==> run a: inputs <==
Design yuv422_to_rgb, start of the top module:
module yuv422_to_rgb (
input             pclk               ,  
input             presetn            ,  
input      [31:0] paddr              ,  
input      [31:0] pwdata             ,  
output reg [31:0] prdata             ,  
input         	  pwrite             ,  
input         	  psel               ,  
input         	  penable            , 
output            pslverr            ,  
output            pready             ,  
output reg        irq                ,  
output reg [95:0] rgb_out               
);
clock: 11.9 ns
lec_check: 0
abc_area: 1
cap_margin: 20
cell_pad_in_sites_detail_placement: 0
core_margin: 2
core_utilization: 47
gpl_timing_driven: 0
min_routing_layer: met2
place_density_lb_addon: 0.26
slew_margin: 20
tns_end_percent: 100
run.sh (not shown) runs the stock make flow with config.mk's settings and CLKGATE_MAP_FILE=.
==> inputs of run b, as changes to run a <==
==> flow/config.mk (replaced) <==
export PLATFORM = sky130hd
export DESIGN_NAME = yuv422_to_rgb
export DESIGN_NICKNAME = yuv422_to_rgb
export VERILOG_FILES = /design/flow/design.v
export SDC_FILE = /design/flow/constraint.sdc
export NUM_CORES = 4
export LEC_CHECK = 0
export CAP_MARGIN = 20
export CORE_MARGIN = 2
export CORE_UTILIZATION = 59
export SLEW_MARGIN = 20
==> flow/constraint.sdc (replaced) <==
create_clock -name core_clock -period 4.1 [get_ports {pclk}]
set_input_delay 0.8200 -clock core_clock [delete_from_list [all_inputs] [get_ports {pclk}]]
set_output_delay 0.8200 -clock core_clock [all_outputs]
set_load 0.01 [all_outputs]
==> inputs of run c, as changes to run a <==
==> flow/config.mk (replaced) <==
export PLATFORM = sky130hd
export DESIGN_NAME = yuv422_to_rgb
export DESIGN_NICKNAME = yuv422_to_rgb
export VERILOG_FILES = /design/flow/design.v
export SDC_FILE = /design/flow/constraint.sdc
export NUM_CORES = 4
export LEC_CHECK = 0
export CAP_MARGIN = 20
export CORE_MARGIN = 2
export CORE_UTILIZATION = 60
export SLEW_MARGIN = 20
==> flow/constraint.sdc (replaced) <==
create_clock -name core_clock -period 6.13 [get_ports {pclk}]
set_input_delay 1.2260 -clock core_clock [delete_from_list [all_inputs] [get_ports {pclk}]]
set_output_delay 1.2260 -clock core_clock [all_outputs]
set_load 0.01 [all_outputs]
==> reports/qor.tcl <==
set qor(status) {complete, but fails checks}
set qor(checkFailReasons) {negative setup slack}
set qor(timing.final.ws_setup_ns) -2.684
set qor(setup-violations-final) 96
set qor(number_of_cells_in_the_design_after_placement) 4094
the above is filed under run b

==> reports/qor.tcl <==
set qor(status) {complete, but fails checks}
set qor(checkFailReasons) {negative setup slack}
set qor(setup-violations-final) 63
set qor(timing.final.ws_setup_ns) -0.7386
set qor(yosysTopAreaCell) {sky130_fd_sc_hd__dfrtp_1}
set qor(clock_insertion_delay_worst_skew_ns) 0.58
set qor(number_of_cells_in_the_design_after_placement) 3852
the above is filed under run c

==> reports/qor.tcl <==
set qor(status) {timing/DRC/antenna clean}
set qor(via_count) 35932
set qor(setup-violations-final) 0
set qor(number_of_cells_in_the_design_after_placement) 4805
set qor(timing.final.ws_setup_ns) 3.193
the above is filed under run a


========
==> inputs of v26 <==
==> flow/design.v <==
module yuv_to_rgb (
input            clk             ,  
input            rst_n           ,  
input            start_conversion,  
input      [7:0] y               , 
input      [7:0] u               ,
input      [7:0] v               ,
output reg [7:0] r               , 
output reg [7:0] g               , 
output reg [7:0] b               ,
output reg       pixel_ready        
);
parameter signed [15:0] C_1_402 = 16'h059C;   
parameter signed [15:0] C_0_344 = 16'h0160;   
parameter signed [15:0] C_0_714 = 16'h02DB;   
parameter signed [15:0] C_1_772 = 16'h0716;   
wire signed [15:0] y_s;
wire signed [15:0] u_s;
wire signed [15:0] v_s;
wire signed [31:0] r_temp;
wire signed [31:0] g_temp;
wire signed [31:0] b_temp;
assign y_s = y;
assign u_s = u - 128;   
assign v_s = v - 128;   
assign r_temp = y_s + ((v_s * C_1_402) >>> 10);
assign g_temp = y_s - ((u_s * C_0_344) >>> 10) - ((v_s * C_0_714) >>> 10);
assign b_temp = y_s + ((u_s * C_1_772) >>> 10);
always @(posedge clk or negedge rst_n)	
	if (~rst_n)	            r <= 8'h00; else
	if (start_conversion) begin	
		if (r_temp < 0)	    r <= 8'h00; else
		if (r_temp > 255) 	r <= 8'hFF; else
											    r <= r_temp[7:0];
	end
always @(posedge clk or negedge rst_n)	
	if (~rst_n)	            g <= 8'h00; else
	if (start_conversion) begin	
		if (g_temp < 0)	    g <= 8'h00; else
		if (g_temp > 255) 	g <= 8'hFF; else
											    g <= g_temp[7:0];
	end
always @(posedge clk or negedge rst_n)	
	if (~rst_n)	            b <= 8'h00; else
	if (start_conversion) begin	
		if (b_temp < 0)	    b <= 8'h00; else
		if (b_temp > 255) 	b <= 8'hFF; else
											    b <= b_temp[7:0];
	end
always @(posedge clk or negedge rst_n)
	if (~rst_n)     	        pixel_ready <= 1'b0; else
	if (pixel_ready)          pixel_ready <= 1'b0; else
	if (start_conversion)	    pixel_ready <= 1'b1;
endmodule
module yuv422_to_rgb (
input             pclk               ,  
input             presetn            ,  
input      [31:0] paddr              ,  
input      [31:0] pwdata             ,  
output reg [31:0] prdata             ,  
input         	  pwrite             ,  
input         	  psel               ,  
input         	  penable            , 
output            pslverr            ,  
output            pready             ,  
output reg        irq                ,  
output reg [95:0] rgb_out               
);
localparam IDLE    = 3'd0;
localparam LOAD    = 3'd1;
localparam CONVERT = 3'd2;
reg  [7:0] yuv_mem [0:7];     
reg  [7:0] y0;                
reg  [7:0] u0;                
reg  [7:0] y1;                
reg  [7:0] v0;                
reg  [7:0] y2;                
reg  [7:0] u1;                
reg  [7:0] y3;                
reg  [7:0] v1;                
wire [7:0] r0;                
wire [7:0] g0;                
wire [7:0] b0;                
wire [7:0] r1;                
wire [7:0] g1;                
wire [7:0] b1;                
wire [7:0] r2;                
wire [7:0] g2;                
wire [7:0] b2;                
wire [7:0] r3;                
wire [7:0] g3;                
wire [7:0] b3;                
reg        cnt_writes;        
reg  [2:0] state;             
reg        start_conversion;  
wire [3:0] result_ready;      
yuv_to_rgb conv0 (.clk(pclk), .rst_n(presetn), .start_conversion(start_conversion), .y(y0), .u(u0), .v(v0), .r(r0), .g(g0), .b(b0), .pixel_ready(result_ready[0]));
yuv_to_rgb conv1 (.clk(pclk), .rst_n(presetn), .start_conversion(start_conversion), .y(y1), .u(u0), .v(v0), .r(r1), .g(g1), .b(b1), .pixel_ready(result_ready[1]));
yuv_to_rgb conv2 (.clk(pclk), .rst_n(presetn), .start_conversion(start_conversion), .y(y2), .u(u1), .v(v1), .r(r2), .g(g2), .b(b2), .pixel_ready(result_ready[2]));
yuv_to_rgb conv3 (.clk(pclk), .rst_n(presetn), .start_conversion(start_conversion), .y(y3), .u(u1), .v(v1), .r(r3), .g(g3), .b(b3), .pixel_ready(result_ready[3]));
assign pready  = 1'b1;
assign pslverr = 1'b0;
always @(posedge pclk or negedge presetn)
	if (~presetn)	prdata <= 32'd0; else
	if (psel & ~penable & ~pwrite)	
		case(paddr[7:0])
			8'h20: prdata <= (state == IDLE) ? {32'hFFFFFFFF} : {32'd0};
			8'h30: prdata <= {rgb_out[95:72], 8'd0};   
			8'h34: prdata <= {rgb_out[71:48], 8'd0};   
			8'h38: prdata <= {rgb_out[47:24], 8'd0};   
			8'h3c: prdata <= {rgb_out[23:0], 8'd0};   
		endcase           
always @(posedge pclk or negedge presetn)
	if (~presetn)	                        cnt_writes <= 'd0; else
	if (psel & penable & pready & pwrite)	cnt_writes <= cnt_writes + 'd1;
always @(posedge pclk or negedge presetn)
	if (~presetn)	                                     start_conversion <= 1'b0; else
	if (start_conversion)                              start_conversion <= 1'b0; else
	if (psel & penable & pready & pwrite & cnt_writes) start_conversion <= 1'b1;
always @(posedge pclk or negedge presetn)
	if (~presetn)      	irq <= 1'b0; else
	if (irq)					  irq <= 1'b0; else
	if (&result_ready)	irq <= 1'b1;
always @(posedge pclk or negedge presetn)
	if (~presetn)	                                                  state <= IDLE; else
	case(state)
		IDLE    : if (psel & ~penable & pwrite)                       state <= LOAD;     
		LOAD    : if (psel & penable & pready & pwrite & cnt_writes)  state <= CONVERT;  
		CONVERT : if (&result_ready)                                  state <= IDLE;     
	endcase
always @(posedge pclk or negedge presetn)
	if (~presetn) begin	yuv_mem[0] <= 8'd0;
	                    yuv_mem[1] <= 8'd0;
	                    yuv_mem[2] <= 8'd0;
	                    yuv_mem[3] <= 8'd0;
	                    yuv_mem[4] <= 8'd0;
	                    yuv_mem[5] <= 8'd0;
	                    yuv_mem[6] <= 8'd0;
	                    yuv_mem[7] <= 8'd0; end else
	if (psel & pwrite & ~penable) 
		case (paddr[7:0])                               
      8'h10: begin yuv_mem[0] <= pwdata[7:0];           
									 yuv_mem[1] <= pwdata[15:8];          
									 yuv_mem[2] <= pwdata[23:16];         
									 yuv_mem[3] <= pwdata[31:24]; end     
      8'h14: begin yuv_mem[4] <= pwdata[7:0];           
                   yuv_mem[5] <= pwdata[15:8];          
                   yuv_mem[6] <= pwdata[23:16];         
                   yuv_mem[7] <= pwdata[31:24]; end     
    endcase
always @(posedge pclk or negedge presetn)
	if (~presetn)	            rgb_out <= 96'd0; else
	if (&result_ready)	      rgb_out <= {r0, g0, b0, r1, g1, b1, r2, g2, b2, r3, g3, b3};  
always @(posedge pclk or negedge presetn)
	if (~presetn)	                    y0 <= 'd0; else
	if ((state == LOAD) & cnt_writes) y0 <= yuv_mem[0];
always @(posedge pclk or negedge presetn)
	if (~presetn)	                    u0 <= 'd0; else
	if ((state == LOAD) & cnt_writes) u0 <= yuv_mem[1];
always @(posedge pclk or negedge presetn)
	if (~presetn)	                    y1 <= 'd0; else
	if ((state == LOAD) & cnt_writes) y1 <= yuv_mem[2];
always @(posedge pclk or negedge presetn)
	if (~presetn)	                    v0 <= 'd0; else
	if ((state == LOAD) & cnt_writes) v0 <= yuv_mem[3];
always @(posedge pclk or negedge presetn)
	if (~presetn)	                    y2 <= 'd0; else
	if ((state == LOAD) & cnt_writes) y2 <= yuv_mem[4];
always @(posedge pclk or negedge presetn)
	if (~presetn)	                    u1 <= 'd0; else
	if ((state == LOAD) & cnt_writes) u1 <= yuv_mem[5];
always @(posedge pclk or negedge presetn)
	if (~presetn)	                    y3 <= 'd0; else
	if ((state == LOAD) & cnt_writes) y3 <= yuv_mem[6];
always @(posedge pclk or negedge presetn)
	if (~presetn)	                    v1 <= 'd0; else
	if ((state == LOAD) & cnt_writes) v1 <= yuv_mem[7];
endmodule
==> flow/run.sh <==
#!/bin/bash
# the make line also repeats each setting of config.mk as NAME=value (left out here)
make -C /OpenROAD-flow-scripts/flow DESIGN_CONFIG=/design/flow/config.mk WORK_HOME=/design/flow/orfs CLKGATE_MAP_FILE= finish
==> flow/config.mk <==
export PLATFORM = sky130hd
export DESIGN_NAME = yuv422_to_rgb
export DESIGN_NICKNAME = yuv422_to_rgb
export VERILOG_FILES = /design/flow/design.v
export SDC_FILE = /design/flow/constraint.sdc
export NUM_CORES = 4
export LEC_CHECK = 0
export ABC_AREA = 1
export CAP_MARGIN = 20
export CELL_PAD_IN_SITES_DETAIL_PLACEMENT = 0
export CORE_MARGIN = 2
export CORE_UTILIZATION = 71
export CTS_CLUSTER_SIZE = 72
export HOLD_SLACK_MARGIN = 0.08
export MIN_ROUTING_LAYER = met1
export PLACE_DENSITY_LB_ADDON = 0.19
export SLEW_MARGIN = 20
export TNS_END_PERCENT = 45
==> flow/constraint.sdc <==
create_clock -name core_clock -period 5.84 [get_ports {pclk}]
set_input_delay 1.1680 -clock core_clock [delete_from_list [all_inputs] [get_ports {pclk}]]
set_output_delay 1.1680 -clock core_clock [all_outputs]
set_load 0.01 [all_outputs]
==> v19 (differences from v26) <==
==> flow/config.mk (replaced) <==
export PLATFORM = sky130hd
export DESIGN_NAME = yuv422_to_rgb
export DESIGN_NICKNAME = yuv422_to_rgb
export VERILOG_FILES = /design/flow/design.v
export SDC_FILE = /design/flow/constraint.sdc
export NUM_CORES = 4
export LEC_CHECK = 0
export CAP_MARGIN = 5
export CORE_MARGIN = 2
export CORE_UTILIZATION = 72
export CTS_CLUSTER_DIAMETER = 90
export PLACE_DENSITY = 0.66
export SLEW_MARGIN = 20
==> flow/constraint.sdc (replaced) <==
create_clock -name core_clock -period 6.57 [get_ports {pclk}]
set_input_delay 1.3140 -clock core_clock [delete_from_list [all_inputs] [get_ports {pclk}]]
set_output_delay 1.3140 -clock core_clock [all_outputs]
set_load 0.01 [all_outputs]
==> changes_impl.md <==
### Implementation results

* Worst setup margin at -1090 ps
* Final setup vio count at 81
* First-pass GRT wire length at 146 mm
* Hold WS at 424 ps
* Layout check failures: negative setup slack
* Avg Vias per Cell at 6.09
* Critical Path End: conv3.g[2]$_DFFE_PN0P_
* Final core utilization at 88.6%
* Post-synth top cells: nand2_1, inv_1, ha_1
* Final Instance Area at 0.0382 mm2
* Status: failed layout checks
# the run above: v26

==> changes_impl.md <==
### Implementation results

* Status: failed layout checks
* Layout check failures: negative setup slack
* Final core utilization at between 80% and 90%
* Critical Path End: conv1.g[1]$_DFFE_PN0P_
* First-pass GRT wire length at 132 mm
* Final setup vio count at 40
* Hold WS at 430 ps
* Avg Vias per Cell at 6.45
* Worst setup margin at -513 ps
# the run above: v19

